// axi_dma_controller
module axi_dma_controller #(
    parameter int ADDR_WD = 32,
    parameter int DATA_WD = 32,
    parameter int CHANNEL_COUNT = 8,  
    parameter int MAX_BURST_LEN = 16,  
    localparam int STRB_WD = DATA_WD / 8
) (
    input wire                    clk,
    input wire                    rst,
    input wire                    cmd_valid,
    input wire [ADDR_WD-1:0]      cmd_src_addr,
    input wire [ADDR_WD-1:0]      cmd_dst_addr,
    input wire [1:0]              cmd_burst,
    input wire [ADDR_WD-1:0]      cmd_len,
    input wire [2:0]              cmd_size,
    output wire                   cmd_ready,
    output wire                   M_AXI_ARVALID,
    output wire [ADDR_WD-1:0]     M_AXI_ARADDR,
    output wire [7:0]             M_AXI_ARLEN,
    output wire [2:0]             M_AXI_ARSIZE,
    output wire [1:0]             M_AXI_ARBURST,
    input wire                    M_AXI_ARREADY,
    input wire                    M_AXI_RVALID,
    input wire [DATA_WD-1:0]      M_AXI_RDATA,
    input wire [1:0]              M_AXI_RRESP,
    input wire                    M_AXI_RLAST,
    output wire                   M_AXI_RREADY,
    output wire                   M_AXI_AWVALID,
    output wire [ADDR_WD-1:0]     M_AXI_AWADDR,
    output wire [7:0]             M_AXI_AWLEN,
    output wire [2:0]             M_AXI_AWSIZE,
    output wire [1:0]             M_AXI_AWBURST,
    input wire                    M_AXI_AWREADY,
    output wire                   M_AXI_WVALID,
    output wire [DATA_WD-1:0]     M_AXI_WDATA,
    output wire [STRB_WD-1:0]     M_AXI_WSTRB,
    output wire                   M_AXI_WLAST,
    input wire                    M_AXI_WREADY,
    input wire                    M_AXI_BVALID,
    input wire [1:0]              M_AXI_BRESP,
    output wire                   M_AXI_BREADY
);
==> flow/config.mk <==
export PLATFORM = sky130hd
export DESIGN_NAME = axi_dma_controller
export DESIGN_NICKNAME = axi_dma_controller
export VERILOG_FILES = /design/flow/design.v
export SDC_FILE = /design/flow/constraint.sdc
export NUM_CORES = 4
export LEC_CHECK = 0
export ABC_AREA = 1
export CAP_MARGIN = 15
export CELL_PAD_IN_SITES_GLOBAL_PLACEMENT = 3
export CORE_MARGIN = 8
export CORE_UTILIZATION = 48
export PLACE_DENSITY_LB_ADDON = 0.02
export SLEW_MARGIN = 20
export TNS_END_PERCENT = 85
==> flow/constraint.sdc <==
create_clock -name core_clock -period 11.6 [get_ports {clk}]
set_input_delay 2.3200 -clock core_clock [delete_from_list [all_inputs] [get_ports {clk}]]
set_output_delay 2.3200 -clock core_clock [all_outputs]
set_load 0.01 [all_outputs]
run.sh (not shown) runs the stock make flow with config.mk's settings and CLKGATE_MAP_FILE=.
The first run finished with timing, DRC and antenna clean.
Change:
Settings changed: CAP_MARGIN 15 to 10, CORE_MARGIN 8 to 2, PLACE_DENSITY_LB_ADDON 0.02 to 0.12, TNS_END_PERCENT 85 to unset.
Clock period 11.6 ns to 8.29 ns, I/O delays scaled along.
Effect:
- The new run produced a layout that fails on negative setup slack
- clock skew drops by 7.8 ps
- worst setup slack got worse by 1900 ps
- area after synthesis is unchanged
- register-to-register slack got worse by 920 ps
- sequential share of layout area came out lower by 3.5 points
- first-iteration DRC count climbs by 6.7%
- die size drops by 5.2%
- utilization goes up by 4.2 points
Change:
Settings changed: CAP_MARGIN 10 to 20, CELL_PAD_IN_SITES_GLOBAL_PLACEMENT 3 to unset, CORE_UTILIZATION 48 to 70, PLACE_DENSITY_LB_ADDON 0.12 to unset, SETUP_SLACK_MARGIN set to -0.17.
Clock period 8.29 ns to 3.75 ns, I/O delays scaled along.
=> With this change the flow never finished: it broke off in 5_1_grt. Area after synthesis does not change. Die area shrinks by 31%. Synthesized cell count is unchanged.

========
Starting RTL as in the previous note.
make LEC_CHECK=0 CAP_MARGIN=20 CELL_PAD_IN_SITES_DETAIL_PLACEMENT=0 CELL_PAD_IN_SITES_GLOBAL_PLACEMENT=2 CORE_ASPECT_RATIO=1.17 CORE_MARGIN=9 CORE_UTILIZATION=28 CTS_CLUSTER_SIZE=15 GPL_ROUTABILITY_DRIVEN=0 GPL_TIMING_DRIVEN=1 MAX_ROUTING_LAYER=met5 PLACE_DENSITY=0.41 SETUP_SLACK_MARGIN=1.08 SLEW_MARGIN=20 finish   # period 6.42 ns
The first run finished but failed the layout checks on setup timing.
Then changed:
CELL_PAD_IN_SITES_DETAIL_PLACEMENT = default   (was 0)
CELL_PAD_IN_SITES_GLOBAL_PLACEMENT = default   (was 2)
CORE_ASPECT_RATIO = 0.71   (was 1.17)
CORE_MARGIN = 2   (was 9)
CORE_UTILIZATION = 70   (was 28)
CTS_CLUSTER_SIZE = 24   (was 15)
GPL_ROUTABILITY_DRIVEN = 1   (was 0)
PLACE_DENSITY = default   (was 0.41)
PLACE_DENSITY_LB_ADDON = 0.01   (was default)
SETUP_SLACK_MARGIN = -0.49   (was 1.08)
SLEW_MARGIN = 10   (was 20)
What happened: The new run never finished: it broke off in global routing on GRT-0232; synthesized area does not change; synthesized cell count stays the same; die size shrinks by about 60%.
Then changed:
CORE_UTILIZATION = 64   (was 70)
CTS_CLUSTER_SIZE = 57   (was 24)
SETUP_SLACK_MARGIN = 1.84   (was -0.49)
TNS_END_PERCENT = 5   (was default)
The changed run completed, yet does not pass: setup timing; synthesized cell count stays the same; die size grows by 9.3%; synthesized area does not change.
Then changed:
CORE_UTILIZATION = 67   (was 64)
CTS_CLUSTER_SIZE = 41   (was 57)
PLACE_DENSITY_LB_ADDON = 0.0   (was 0.01)
SETUP_SLACK_MARGIN = 1.89   (was 1.84)
=> The changed run finished but fails on setup timing; sequential cell count is unchanged; sequential share of layout area goes down by 0.16 points; core utilization rises by 3.5 points; cell area is higher slightly; first-iteration DRC count grows by a quarter to a third; non-clock buffer count came out higher by 32; wire length climbs by a little under a tenth.
Then changed:
CORE_MARGIN = 9   (was 2)
CORE_UTILIZATION = 28   (was 67)
CTS_CLUSTER_SIZE = default   (was 41)
PLACE_DENSITY = 0.41   (was default)
PLACE_DENSITY_LB_ADDON = default   (was 0.0)
SETUP_SLACK_MARGIN = 1.08   (was 1.89)
TNS_END_PERCENT = default   (was 5)
The new run ran to the end with violations: setup timing.
Core utilization falls by 46 points.
Worst setup slack improved by 210 ps.
Design area rises by 7.4%.
Via count drops by 8.2%.
Wire length is higher by about 4%.
Worst hold slack gains 18 ps.
Die size came out higher by 150%.
Non-clock buffer count is higher by 178.

========
axi_dma_controller again, from the RTL that the note above started with.
clock: 3.92 ns
lec_check: 0
cap_margin: 0
core_aspect_ratio: 0.71
core_margin: 2
core_utilization: 72
cts_cluster_diameter: 363
cts_cluster_size: 47
gpl_routability_driven: 1
gpl_timing_driven: 1
max_routing_layer: met5
place_density_lb_addon: 0.0
setup_slack_margin: 1.16
slew_margin: 20
tns_end_percent: 100
The first run stopped in global routing.
Edit:
- CAP_MARGIN: 0 -> 20
- CORE_UTILIZATION: 72 -> 66
- CTS_CLUSTER_DIAMETER: 363 -> not set
- PLACE_DENSITY: not set -> 0.41
- PLACE_DENSITY_LB_ADDON: 0.0 -> not set
- SETUP_SLACK_MARGIN: 1.16 -> 1.08
- SLEW_MARGIN: 20 -> 10
- TNS_END_PERCENT: 100 -> 5
- clock period: 3.92 -> 4.13 ns (I/O delays scaled with it)
Now the flow finished but fails on setup timing.
Die size goes up by about 9%.
Area after synthesis does not change.
Synthesized cell count is unchanged.
Edit:
- CORE_UTILIZATION: 66 -> 72
- PLACE_DENSITY: 0.41 -> not set
- PLACE_DENSITY_LB_ADDON: not set -> 0.0
- SETUP_SLACK_MARGIN: 1.08 -> -0.19
- clock period: 4.13 -> 2.58 ns (I/O delays scaled with it)
Result:
- The new run aborted during global routing with GRT-0116
- die area fell by 8.2%
- synthesized area does not change
- synthesized cell count stays the same
Edit:
- CORE_ASPECT_RATIO: 0.71 -> not set
- CORE_UTILIZATION: 72 -> 58
- CTS_CLUSTER_SIZE: 47 -> not set
- GPL_ROUTABILITY_DRIVEN: 1 -> not set
- GPL_TIMING_DRIVEN: 1 -> not set
- MAX_ROUTING_LAYER: met5 -> not set
- PLACE_DENSITY_LB_ADDON: 0.0 -> not set
- SETUP_SLACK_MARGIN: -0.19 -> not set
- SLEW_MARGIN: 10 -> 20
- TNS_END_PERCENT: 5 -> not set
- clock period: 2.58 -> 6.48 ns (I/O delays scaled with it)
The changed run produced a layout that fails on setup timing.
Die area went up by 24%.
Synthesized area is unchanged.
Synthesized cell count stays the same.

========
axi_dma_controller again, from the RTL that the note above started with.
export LEC_CHECK = 0
export CAP_MARGIN = 20
export CORE_ASPECT_RATIO = 0.71
export CORE_MARGIN = 2
export CORE_UTILIZATION = 71
export CTS_CLUSTER_SIZE = 40
export GPL_ROUTABILITY_DRIVEN = 1
export GPL_TIMING_DRIVEN = 1
export MAX_ROUTING_LAYER = met5
export PLACE_DENSITY_LB_ADDON = 0.01
export SETUP_SLACK_MARGIN = 1.89
export SLEW_MARGIN = 10
create_clock -name core_clock -period 6.42 [get_ports {clk}]
The first run did not get past global routing.
Then changed:
CORE_UTILIZATION = 72   (was 71)
CTS_CLUSTER_SIZE = 61   (was 40)
SETUP_SLACK_MARGIN = 1.08   (was 1.89)
clock period = 10.7 ns   (was 6.42 ns; I/O delays follow)
Effect: The changed run died in global routing; synthesized cell count does not change; die area goes down by about 1.4%; synthesized area does not change.

========
axi_dma_controller again, from the RTL that the note above started with.
clock: 6.42 ns
lec_check: 0
cap_margin: 20
core_aspect_ratio: 0.71
core_margin: 2
core_utilization: 64
gpl_routability_driven: 1
gpl_timing_driven: 1
max_routing_layer: met5
place_density_lb_addon: 0.01
setup_slack_margin: 1.08
slew_margin: 10
The starting point produced a layout that fails on setup timing.
Next try:
- CELL_PAD_IN_SITES_DETAIL_PLACEMENT: unset -> 0
- CELL_PAD_IN_SITES_GLOBAL_PLACEMENT: unset -> 2
- CORE_ASPECT_RATIO: 0.71 -> 1.17
- CORE_MARGIN: 2 -> 9
- CORE_UTILIZATION: 64 -> 28
- CTS_CLUSTER_DIAMETER: unset -> 334
- CTS_CLUSTER_SIZE: unset -> 15
- GPL_ROUTABILITY_DRIVEN: 1 -> 0
- HOLD_SLACK_MARGIN: unset -> 0.11
- PLACE_DENSITY: unset -> 0.41
- PLACE_DENSITY_LB_ADDON: 0.01 -> unset
- SLEW_MARGIN: 10 -> 25
The new run reached the layout checks and failed them: setup timing.
Core utilization is lower by 46 points.
Count of clock-buffer cells in the layout is lower by 16.
Via count is lower by 11%.
